==> trial 18 <==
==> flow/design.v <==
`timescale 1ns / 1ps
module dualPortRAM(clk,rst,wr_en,rd_en,din,wr_add,rd_add,dout);
	input clk,rst;
	input wr_en, rd_en;
	input [5:0] wr_add,rd_add;
	input [7:0] din;
	output reg [7:0] dout;
	reg [7:0] ram [63:0];
	integer i;
	always@(posedge clk or posedge rst)begin
		if(rst)begin
			for(i=0;i<64;i=i+1)begin
				ram[i] <= 8'd0;
			end
			dout <=8'd0;
		end
		else begin
			if(wr_en)begin
				ram[wr_add] <= din;
			end
			if(rd_en)begin
				dout <= ram[rd_add];
			end
		end
	end
endmodule
==> flow/run.sh <==
#!/bin/bash
# the make line also repeats each setting of config.mk as NAME=value (left out here)
make -C /OpenROAD-flow-scripts/flow DESIGN_CONFIG=/design/flow/config.mk WORK_HOME=/design/flow/orfs CLKGATE_MAP_FILE= finish
==> flow/config.mk <==
export PLATFORM = sky130hd
export DESIGN_NAME = dualPortRAM
export DESIGN_NICKNAME = dualPortRAM
export VERILOG_FILES = /design/flow/design.v
export SDC_FILE = /design/flow/constraint.sdc
export NUM_CORES = 4
export LEC_CHECK = 0
export CAP_MARGIN = 20
export CORE_MARGIN = 2
export CORE_UTILIZATION = 40
export SLEW_MARGIN = 20
==> flow/constraint.sdc <==
create_clock -name core_clock -period 3.57 [get_ports {clk}]
set_input_delay 0.7140 -clock core_clock [delete_from_list [all_inputs] [get_ports {clk}]]
set_output_delay 0.7140 -clock core_clock [all_outputs]
set_load 0.01 [all_outputs]
==> trial 37 (differences from trial 18) <==
--- a/flow/config.mk
+++ b/flow/config.mk
@@ -5,7 +5,16 @@
 export SDC_FILE = /design/flow/constraint.sdc
 export NUM_CORES = 4
 export LEC_CHECK = 0
+export ABC_AREA = 1
 export CAP_MARGIN = 20
-export CORE_MARGIN = 2
+export CELL_PAD_IN_SITES_DETAIL_PLACEMENT = 1
+export CELL_PAD_IN_SITES_GLOBAL_PLACEMENT = 2
+export CORE_MARGIN = 10
 export CORE_UTILIZATION = 40
-export SLEW_MARGIN = 20
+export CTS_CLUSTER_SIZE = 54
+export GPL_TIMING_DRIVEN = 1
+export HOLD_SLACK_MARGIN = 0.24
+export MAX_ROUTING_LAYER = met4
+export MIN_ROUTING_LAYER = met2
+export SLEW_MARGIN = 40
+export TNS_END_PERCENT = 20
==> flow/constraint.sdc (replaced) <==
create_clock -name core_clock -period 2.28 [get_ports {clk}]
set_input_delay 0.4560 -clock core_clock [delete_from_list [all_inputs] [get_ports {clk}]]
set_output_delay 0.4560 -clock core_clock [all_outputs]
set_load 0.01 [all_outputs]
==> build 9 (differences from trial 18) <==
--- a/flow/config.mk
+++ b/flow/config.mk
@@ -6,6 +6,9 @@
 export NUM_CORES = 4
 export LEC_CHECK = 0
 export CAP_MARGIN = 20
+export CELL_PAD_IN_SITES_GLOBAL_PLACEMENT = 0
+export CORE_ASPECT_RATIO = 1.27
 export CORE_MARGIN = 2
-export CORE_UTILIZATION = 40
+export CORE_UTILIZATION = 33
+export PLACE_DENSITY_LB_ADDON = 0.2
 export SLEW_MARGIN = 20
==> flow/constraint.sdc (replaced) <==
create_clock -name core_clock -period 5.67 [get_ports {clk}]
set_input_delay 1.1340 -clock core_clock [delete_from_list [all_inputs] [get_ports {clk}]]
set_output_delay 1.1340 -clock core_clock [all_outputs]
set_load 0.01 [all_outputs]
==> trial 56 (differences from trial 18) <==
--- a/flow/config.mk
+++ b/flow/config.mk
@@ -7,5 +7,9 @@
 export LEC_CHECK = 0
 export CAP_MARGIN = 20
 export CORE_MARGIN = 2
-export CORE_UTILIZATION = 40
+export CORE_UTILIZATION = 69
+export CTS_CLUSTER_DIAMETER = 90
+export CTS_CLUSTER_SIZE = 23
+export PLACE_DENSITY = 0.65
+export SETUP_SLACK_MARGIN = -0.15
 export SLEW_MARGIN = 20
==> flow/constraint.sdc (replaced) <==
create_clock -name core_clock -period 1.98 [get_ports {clk}]
set_input_delay 0.3960 -clock core_clock [delete_from_list [all_inputs] [get_ports {clk}]]
set_output_delay 0.3960 -clock core_clock [all_outputs]
set_load 0.01 [all_outputs]
==> results <==
- Clock power: build 9 < trial 56 < trial 18 < trial 37.
- Sequential power: build 9 < trial 18 < trial 37 < trial 56.
- Build 9 completed without violations. Trial 18 went through all stages and came out clean. Trial 37 reached the layout checks and failed them: negative setup slack. Trial 56 completed and failed the layout checks on negative setup slack.
- The power of trial 37 is 2.7 times that of build 9.
- Sequential share of layout area: trial 37 < trial 56 < trial 18 < build 9.
- The lowest first-iteration DRC count belongs to build 9, the highest to trial 37.
- Wire length: trial 18 > build 9 > trial 56 > trial 37.
- Via count: build 9 < trial 18 < trial 56 < trial 37.
- Against trial 37, the die area of trial 56 is smaller by 47%.
==> figures <==
Status: build 9 no timing/DRC/antenna violations; trial 18 no timing/DRC/antenna violations; trial 37 finished with violations; trial 56 finished with violations
Reasons for failing layout checks: build 9 -; trial 18 -; trial 37 negative setup slack; trial 56 negative setup slack
Hold_ws: build 9 496 ps; trial 18 499 ps; trial 37 485 ps; trial 56 263 ps
Uppermost metal layer occupied by signal nets: build 9 met5; trial 18 met4; trial 37 met4; trial 56 met5
Static leakage: build 9 12.3 nW; trial 18 13.3 nW; trial 37 14.8 nW; trial 56 13.9 nW
Vias in the first global route: build 9 17500; trial 18 18200; trial 37 34100; trial 56 20500
AND/OR/NAND/NOR Cells, Area Fraction: build 9 10.4%; trial 18 10.4%; trial 37 29.4%; trial 56 10.4%
Pin count of the biggest net entering global routing: build 9 121; trial 18 105; trial 37 75; trial 56 65
Placement Setup Slack: build 9 540 ps; trial 18 -240 ps; trial 37 -1160 ps; trial 56 -1280 ps
Routed wire length on met2: build 9 45500 um; trial 18 43800 um; trial 37 47000 um; trial 56 40100 um
Filler-free cell count of the finished design: build 9 2839; trial 18 2813; trial 37 4001; trial 56 2616
Dominant cell by count in the synthesized netlist: build 9 mux2_2; trial 18 mux2_2; trial 37 nand2_1; trial 56 mux2_2
Finished layout cell area: build 9 27000 sq um; trial 18 28500 sq um; trial 37 29700 sq um; trial 56 29100 sq um
Required time of the critical path: build 9 6130 ps; trial 18 4060 ps; trial 37 2880 ps; trial 56 2460 ps
Die Size: build 9 74200 sq um; trial 18 61400 sq um; trial 37 68400 sq um; trial 56 36000 sq um
Remaining max-slew budget at the tightest pin: build 9 23.1%; trial 18 30.5%; trial 37 53.7%; trial 56 51.2%
Worst Setup EP: build 9 dout[0]$_DFFE_PP0P_; trial 18 dout[3]$_DFFE_PP0P_; trial 37 dout[4]$_DFFE_PP0P_; trial 56 dout[5]$_DFFE_PP0P_
Overall routed net length: build 9 101000 um; trial 18 101000 um; trial 37 99900 um; trial 56 101000 um
Logic share of the area: build 9 37.7%; trial 18 35.7%; trial 37 33.1%; trial 56 35.7%
No activity file was given, so power comes from the tool's default toggle rates.
